== job 9534 ==
// CED
module  CED(
	input  clk,
	input  rst,
	input  enable,
	output reg ird,
	input  [7:0] idata,	
	output reg [13:0] iaddr,
	output reg cwr_mag_0,
	output reg [12:0] cdata_mag_wr0,
	output reg crd_mag_0,
	input  [12:0] cdata_mag_rd0,
	output reg [13:0] caddr_mag_0,
	output reg cwr_ang_0,
	output reg [12:0] cdata_ang_wr0,
	output reg crd_ang_0,
	input  [12:0] cdata_ang_rd0,
	output reg [13:0] caddr_ang_0,
	output reg cwr1,
	output reg [12:0] cdata_wr1,
	output reg crd1,
	input  [12:0] cdata_rd1,
	output reg [13:0] caddr_1,
	output reg cwr2,
	output reg [12:0] cdata_wr2,
	output reg [13:0] caddr_2,
	output reg done
);
For scale: roughly 7600 cells after synthesis, about 51000 um2 of cells after synthesis.
make LEC_CHECK=0 ABC_AREA=1 CAP_MARGIN=0 CORE_MARGIN=2 CORE_UTILIZATION=68 CTS_CLUSTER_DIAMETER=260 CTS_CLUSTER_SIZE=34 SLEW_MARGIN=20 finish   # period 60.0 ns
run.sh (not shown) runs the stock make flow with config.mk's settings and CLKGATE_MAP_FILE=.
Tool error DPL-0033 stopped job 9534 during clock tree synthesis; no final results.
--- input diff job 9534..job 4525 ---
-- flow/config.mk --
<<< job 9534, line 8
export ABC_AREA = 1
export CAP_MARGIN = 0
>>> job 4525, line 8
export CAP_MARGIN = 20
<<< job 9534, line 11
export CORE_UTILIZATION = 68
export CTS_CLUSTER_DIAMETER = 260
export CTS_CLUSTER_SIZE = 34
>>> job 4525, line 10
export CORE_UTILIZATION = 40
export PLACE_DENSITY = 0.6
==> flow/constraint.sdc <==
create_clock -name core_clock -period 90.0 [get_ports {clk}]
set_input_delay 18.0000 -clock core_clock [delete_from_list [all_inputs] [get_ports {clk}]]
set_output_delay 18.0000 -clock core_clock [all_outputs]
set_load 0.01 [all_outputs]
Notes after the runs:
- Job 4525 | status: complete | timing, DRC, antenna: pass
- The HPWL after detailed placement in job 4525 is 0.890 times that in job 9534.
- Diff job 4525..job 9534 | share of synthesized cell area in full adder, half adder and majority cells | negligible
- Measured against job 4525, the horizontal extent of the die of job 9534 comes out at 0.77 times the reference value.
- Unique cell type count in the Yosys netlist (job 4525 over job 9534): increase, about 45%
- Changes observed in job 4525 relative to job 9534: floorplan-stage core utilization has decreased, instance count after placement with tap cells included lower.
Input changes introduced in job 6045 (baseline for comparison: job 4525):
-- flow/config.mk --
<<< job 4525, line 8
export CAP_MARGIN = 20
export CORE_MARGIN = 2
export CORE_UTILIZATION = 40
export PLACE_DENSITY = 0.6
>>> job 6045, line 8
export CAP_MARGIN = 25
export CELL_PAD_IN_SITES_DETAIL_PLACEMENT = 0
export CELL_PAD_IN_SITES_GLOBAL_PLACEMENT = 1
export CORE_MARGIN = 5
export CORE_UTILIZATION = 62
export GPL_ROUTABILITY_DRIVEN = 1
export HOLD_SLACK_MARGIN = -0.1
export MAX_ROUTING_LAYER = met4
export SETUP_SLACK_MARGIN = 5.0
### Flow results
Job 6045 ended with every stage complete and zero timing, DRC or antenna violations.
Of job 4525 and job 6045, job 4525 shows the lower placer's final routability congestion estimate, with job 6045 above it.
The final cell count of job 6045 is lower than that of job 4525.
Job 6045 vs job 4525 on number of signal-net buffers in the layout: job 6045 is the higher one.
Job 4525 → job 6045: setup slack went up by 2700 ps, routing usage on met3 went up by 4.1 points, amount of wire on met3 after detailed routing went up by 8.7 mm, routed wire length went up by 1.6%.

---

alpha:
The RTL this note starts from:
==> flow/design.v <==
`timescale 1ns/10ps
module  CED(
	input  clk,
	input  rst,
	input  enable,
	output reg ird,
	input  [7:0] idata,	
	output reg [13:0] iaddr,
	output reg cwr_mag_0,
	output reg [12:0] cdata_mag_wr0,
	output reg crd_mag_0,
	input  [12:0] cdata_mag_rd0,
	output reg [13:0] caddr_mag_0,
	output reg cwr_ang_0,
	output reg [12:0] cdata_ang_wr0,
	output reg crd_ang_0,
	input  [12:0] cdata_ang_rd0,
	output reg [13:0] caddr_ang_0,
	output reg cwr1,
	output reg [12:0] cdata_wr1,
	output reg crd1,
	input  [12:0] cdata_rd1,
	output reg [13:0] caddr_1,
	output reg cwr2,
	output reg [12:0] cdata_wr2,
	output reg [13:0] caddr_2,
	output reg done
);
reg [5:0] state,next_state,i;
reg [7:0] Grayscale_temp[0:8];
reg signed [12:0] magnitude_L0[0:8];
reg [12:0] angle_L0[0:8];
reg signed [12:0] Gx,Gy,magnitude;
reg signed [12:0] Gx_abs,Gy_abs;
reg [15:0] n,j;
reg [12:0]angle;
reg signed[28:0] Gy_temp,angle_tmp, Gy_temp1;
parameter INIT=5'd0,GRAYSCALE_ADDR=5'd1,WAIT=5'd2,GRAYSCALE_DATA=5'd3,
          LAYER0=5'd4,INIT1=5'd5,LAYER1_ADDR=5'd6,WAIT1=5'd7,LAYER1_DATA=5'd8,
		  LAYER1_DATA1=5'd9,NMS=5'd10,INIT2=5'd11,LAYER2_ADDR=5'd12,
		  WAIT2=5'd13,LAYER2_DATA=5'd14,LAYER2_DATA1=5'd15,HT=5'd16,FINISHED=5'd17;
always @(posedge clk or posedge rst ) begin
  if(rst) state<=INIT;
  else state<=next_state;
end
always @(*) begin
	case (state)
		INIT:begin
		  next_state=(enable)?GRAYSCALE_ADDR:INIT;
		end 
		GRAYSCALE_ADDR:begin
		  next_state=WAIT;
		end
        WAIT:begin
		   next_state=GRAYSCALE_DATA;
		end
        GRAYSCALE_DATA:begin
			next_state=(i>8)?LAYER0:GRAYSCALE_ADDR;  
		end
		LAYER0:begin
		   next_state=(j>15875)?INIT1:GRAYSCALE_ADDR;
		end
        INIT1:begin
          next_state=LAYER1_ADDR;
        end
        LAYER1_ADDR:begin
            next_state=WAIT1;
	    end 
        WAIT1:begin
		   if((n>0&&n<125)||(n%126==0)||(n%126==125)||(n>15750&&n<15875))next_state=LAYER1_DATA1;
		   else next_state=LAYER1_DATA;
		end
		LAYER1_DATA:begin
		  next_state=(i>8)?NMS:LAYER1_ADDR; 
		end
		LAYER1_DATA1:begin
          next_state=LAYER1_ADDR;
		end
        NMS:begin
		  next_state=(n>15875)?INIT2:LAYER1_ADDR;
		end
		INIT2:begin
		  next_state=LAYER2_ADDR;
		end
		LAYER2_ADDR:begin
		  next_state=WAIT2;
		end
		WAIT2:begin
		  if((n>0&&n<125)||(n%126==0)||(n%126==125)||(n>15750&&n<15875))next_state=LAYER2_DATA1;
		  else next_state=LAYER2_DATA;
		end
		LAYER2_DATA:begin
		  next_state=(i>8)?HT:LAYER2_ADDR; 
		end
		LAYER2_DATA1:begin
          next_state=LAYER2_ADDR;
		end
		HT:begin
		  next_state=(n>15875)?FINISHED:LAYER2_ADDR;
		end
		default:begin
		  next_state=state;
		end 
	endcase	
end
always @(posedge clk) begin
		case (state)
		INIT:begin
		  n=0;
		  i=0;
		  j=0;
		  done=0;
		  ird=0;
		  cwr_mag_0=0;
		  cwr_ang_0=0;
		  crd_mag_0=0;
		  crd_ang_0=0;
		  cwr1=0;
		  crd1=0;
		  cwr2=0;
		  angle=0;
		  angle_tmp=0;
		end 
		GRAYSCALE_ADDR:begin
		  ird=1;
		  cwr_ang_0=0;
		  cwr_mag_0=0;
		  if (i==0)iaddr=n;
		  else if(i==1)iaddr=n+1;
		  else if(i==2)iaddr=n+2;
		  else if(i==3)iaddr=n+128;
		  else if(i==4)iaddr=n+129;
		  else if(i==5)iaddr=n+130;
		  else if(i==6)iaddr=n+256;
		  else if(i==7)iaddr=n+257;
		  else iaddr=n+258; 
		end
		WAIT:begin
		  angle=0;
		  angle_tmp=0;
		end
        GRAYSCALE_DATA:begin
		  Grayscale_temp[i]=idata;
		  i=i+1;
		end
		LAYER0:begin
		  i=0;
		  ird=0;
		  cwr_ang_0=1;
		  cwr_mag_0=1;
		  n=(n%128==125)?n+3:n+1;
		  Gx=-(Grayscale_temp[0])+Grayscale_temp[2]-(Grayscale_temp[3]<<1)+
		     (Grayscale_temp[5]<<1)-Grayscale_temp[6]+Grayscale_temp[8];
		  Gy=-Grayscale_temp[0]-(Grayscale_temp[1]<<1)-Grayscale_temp[2]+
		     Grayscale_temp[6]+(Grayscale_temp[7]<<1)+Grayscale_temp[8];
          Gx_abs=(Gx[12]==1)?-Gx:Gx;
          Gy_abs=(Gy[12]==1)?-Gy:Gy;
		  magnitude=Gx_abs+Gy_abs;
          angle_tmp=(Gx!=0)?(Gy<<16)/Gx:Gx;
		  if(angle_tmp<$signed(29'h00006A09) && angle_tmp>$signed(29'h1FFF95F7))begin                         
			if (Gx!=0&&Gy==0)angle=13'h00;
			else if (Gx==0&&Gy!=0)angle=13'h5a;
			else angle=13'h00;
		  end         
		  else if(angle_tmp>$signed(29'h00006A09) && angle_tmp<$signed(29'h00026A09))angle=13'h2d;            
		  else if(angle_tmp>$signed(29'h00026A09) || angle_tmp<$signed(29'h1FFD95F7))angle=13'h5a;            
		  else angle=13'h87;
		  caddr_mag_0=j;
		  cdata_mag_wr0=magnitude;
		  caddr_ang_0=j;
          cdata_ang_wr0=angle;
		  j=j+1;
		end
        INIT1:begin
		  j=0;
		  n=0;
		  i=0;
		  cwr_ang_0=0;
		  cwr_mag_0=0;
        end
		LAYER1_ADDR:begin
		  if ((n>0&&n<125)||(n%126==0)||(n%126==125)||(n>15750&&n<15875)) begin
		    cwr1=0;
			caddr_1=n;
		  end
          else begin
		    crd_ang_0=1;
		    crd_mag_0=1;
			cwr1=0;
			if (i==0)begin
			  caddr_ang_0=j;
			  caddr_mag_0=j;
			end
		    else if(i==1)begin
			  caddr_ang_0=j+1;
			  caddr_mag_0=j+1;
			end
		    else if(i==2)begin
			  caddr_ang_0=j+2;
			  caddr_mag_0=j+2;
			end
		    else if(i==3)begin
			  caddr_ang_0=j+126;
			  caddr_mag_0=j+126;
			end
		    else if(i==4)begin
			  caddr_ang_0=j+127;
			  caddr_mag_0=j+127;
			end
		    else if(i==5)begin
			  caddr_ang_0=j+128;
			  caddr_mag_0=j+128;
			end
		    else if(i==6)begin
			  caddr_ang_0=j+252;
			  caddr_mag_0=j+252;
			end
		    else if(i==7)begin
			  caddr_ang_0=j+253;
			  caddr_mag_0=j+253;
			end
		    else begin
			  caddr_ang_0=j+254;
			  caddr_mag_0=j+254;
			end
		  end
		end
		LAYER1_DATA:begin
		  angle_L0[i]=cdata_ang_rd0;
		  magnitude_L0[i]=cdata_mag_rd0;
		  i=i+1;
		end
		LAYER1_DATA1:begin
          	cwr1=1;
			cdata_wr1=0;
			n=n+1;
		end
		NMS:begin
		  crd_ang_0=0;
		  crd_mag_0=0;
		  cwr1=1;
		  caddr_1=n;
		  if (angle_L0[4]==13'h00) begin
            cdata_wr1=(magnitude_L0[4]>=magnitude_L0[3]
			          &&magnitude_L0[4]>=magnitude_L0[5])?magnitude_L0[4]:0;			
		  end
		  else if (angle_L0[4]==13'h2d) begin
			cdata_wr1=(magnitude_L0[4]>=magnitude_L0[2]
			          &&magnitude_L0[4]>=magnitude_L0[6])?magnitude_L0[4]:0;	
		  end
          else if (angle_L0[4]==13'h5a) begin
			cdata_wr1=(magnitude_L0[4]>=magnitude_L0[1]
			          &&magnitude_L0[4]>=magnitude_L0[7])?magnitude_L0[4]:0;	
		  end
		  else begin
			cdata_wr1=(magnitude_L0[4]>=magnitude_L0[0]
			          &&magnitude_L0[4]>=magnitude_L0[8])?magnitude_L0[4]:0;
		  end
		  j=(j%126==123)?j+3:j+1;
		  n=n+1;
		  i=0;
		end
		INIT2:begin
		  j=0;
		  n=0;
		  i=0;
          cwr1=0;
		end
		LAYER2_ADDR:begin
		  if ((n>0&&n<125)||(n%126==0)||(n%126==125)||(n>15750&&n<15875)) begin
		    cwr2=0;
			caddr_2=n;
		  end
          else begin
            crd1=1;
			cwr2=0;
			if (i==0)caddr_1=j;
		    else if(i==1)caddr_1=j+1;
		    else if(i==2)caddr_1=j+2;
		    else if(i==3)caddr_1=j+126;
		    else if(i==4)caddr_1=j+127;
		    else if(i==5)caddr_1=j+128;
		    else if(i==6)caddr_1=j+252;
		    else if(i==7)caddr_1=j+253;
		    else caddr_1=j+254;
		  end
		end
		LAYER2_DATA:begin
		  magnitude_L0[i]=cdata_rd1;
		  i=i+1;
		end	
		LAYER2_DATA1:begin
          	cwr2=1;
			cdata_wr2=0;
			n=n+1;
		end
		HT:begin
          crd1=0;
		  cwr2=1;
		  caddr_2=n;
          if (magnitude_L0[4]>=13'd100)cdata_wr2=13'd255;
		  else if(magnitude_L0[4]<13'd50)cdata_wr2=13'd0;
		  else begin
			if ((magnitude_L0[0]>=13'd100)||(magnitude_L0[1]>=13'd100)||
			    (magnitude_L0[2]>=13'd100)||(magnitude_L0[3]>=13'd100)||
				(magnitude_L0[5]>=13'd100)||(magnitude_L0[6]>=13'd100)||
				(magnitude_L0[7]>=13'd100)||(magnitude_L0[8]>=13'd100)) begin
				cdata_wr2=13'd255;
			end
			else cdata_wr2=13'd0;
		  end
		  j=(j%126==123)?j+3:j+1;
		  n=n+1;
		  i=0;
		end
		FINISHED:begin
		  done=1;
		end
		default:begin
		end 
	endcase
end
endmodule
Settings: LEC_CHECK=0, ABC_AREA=1, CAP_MARGIN=20, CORE_ASPECT_RATIO=0.5, CORE_MARGIN=2, CORE_UTILIZATION=72, CTS_CLUSTER_DIAMETER=359, CTS_CLUSTER_SIZE=99, HOLD_SLACK_MARGIN=0.28, PLACE_DENSITY=0.38, SLEW_MARGIN=20; clock period 34.4 ns.
alpha never completed; the flow aborted with a tool error in 4_1_cts.
## Diff of input files: beta against alpha
Settings: CTS_CLUSTER_SIZE removed (was 99); CTS_CLUSTER_DIAMETER removed (was 359); CORE_UTILIZATION changed from 72 to 50; PLACE_DENSITY changed from 0.38 to 0.6; HOLD_SLACK_MARGIN removed (was 0.28); CORE_ASPECT_RATIO removed (was 0.5); the clock period (ns, I/O delays scaled along) changed from 34.4 to 83.2.
### Flow results
beta completed every stage of the flow, and the final layout passed the timing, DRC and antenna checks.
From alpha to beta, AND-OR/OR-AND share of the synthesized area did not move at all.
alpha → beta: number of placed cells counting well taps moved down, placed standard-cell area moved down, vertical extent of the die moved up, synthesized cell count level.
Chip area is lower on alpha
NOTE: horizontal extent of the die in beta falls short of that of alpha
The standard cell core area in beta sits 0.031 mm2 above the value recorded for alpha.
Input-level comparison between gamma and beta:
Settings: CTS_CLUSTER_SIZE now 34, previously not set; CORE_UTILIZATION now 66, was 50; HOLD_SLACK_MARGIN now -0.09, previously not set; CTS_CLUSTER_DIAMETER now 253, previously not set; the clock period (ns, I/O delays scaled along) now 62.6, was 83.2.
[summary]
Run status, gamma: aborted in 5_1_grt, error GRT-0232
Cell count after synthesis came out exactly the same in gamma and beta.
The pre-placement core utilization in gamma was higher than what beta gave.
Per the comparison of gamma with beta, synthesized-area fraction occupied by and/or/nand/nor cells barely changed; area of the mapped netlist barely changed; post-CTS setup-driven buffer insertion count climbed 178; post-placement cell area climbed about 20%; multiplexer share of the synthesized area barely changed.
For post-synth tally of flip-flops with integrated enable, beta and gamma come out practically identical.
The placed wire-length estimate of gamma is higher than that of beta.
Width of the die, gamma vs beta: down by more than 10%
Total of cells resized after clock tree synthesis for gamma: 163 up relative to beta
Edits applied to the flow inputs when going from gamma to delta:
Settings: clearing CTS_CLUSTER_SIZE, which used to be 34; clearing HOLD_SLACK_MARGIN, which used to be -0.09; clearing ABC_AREA, which used to be 1; clearing CTS_CLUSTER_DIAMETER, which used to be 253; swapping 66 for 62 in CORE_UTILIZATION; swapping 62.6 for 85.2 in the clock period (ns, I/O delays scaled along).
Findings:
- Among gamma and delta, the run that stopped before the end is gamma, and it is the only one.
- gamma never completed, since it errored out during 5_1_grt.
- Of gamma and delta, the run reporting the lower number of cell rows was gamma.
- In delta relative to gamma, number of gates resized after CTS had gone down by more than half.
- Looking at complex-gate fraction of the synthesized area across gamma and delta, the one that comes out higher is delta.
- delta against gamma: synthesized area has increased, depth of the CTS H-tree rose by 1.
--- input diff delta..epsilon ---
Settings: a change of CORE_UTILIZATION from 62 to 72; an added CTS_CLUSTER_DIAMETER of 359; a change of PLACE_DENSITY from 0.6 to 0.38; an added CTS_CLUSTER_SIZE of 99; an added ABC_AREA of 1; a change of the clock period (ns, I/O delays scaled along) from 85.2 to 34.4.
==> comparison <==
Taking delta as the reference, in epsilon cell count listed in synth_stat.txt now larger; final RePlAce weighted congestion now larger; synthesized cell count now larger; post-synthesis share of cell area spent on and-or and or-and gates now smaller.
Diff delta -> epsilon | vertical extent of the die | down by a little under 10%
Against delta as the reference, epsilon delivers a higher floorplan-stage core utilization.
Run status, epsilon: aborted in 4_1_cts, error DPL-0038
Against delta, post-DP HPWL in epsilon rose by more than a quarter.
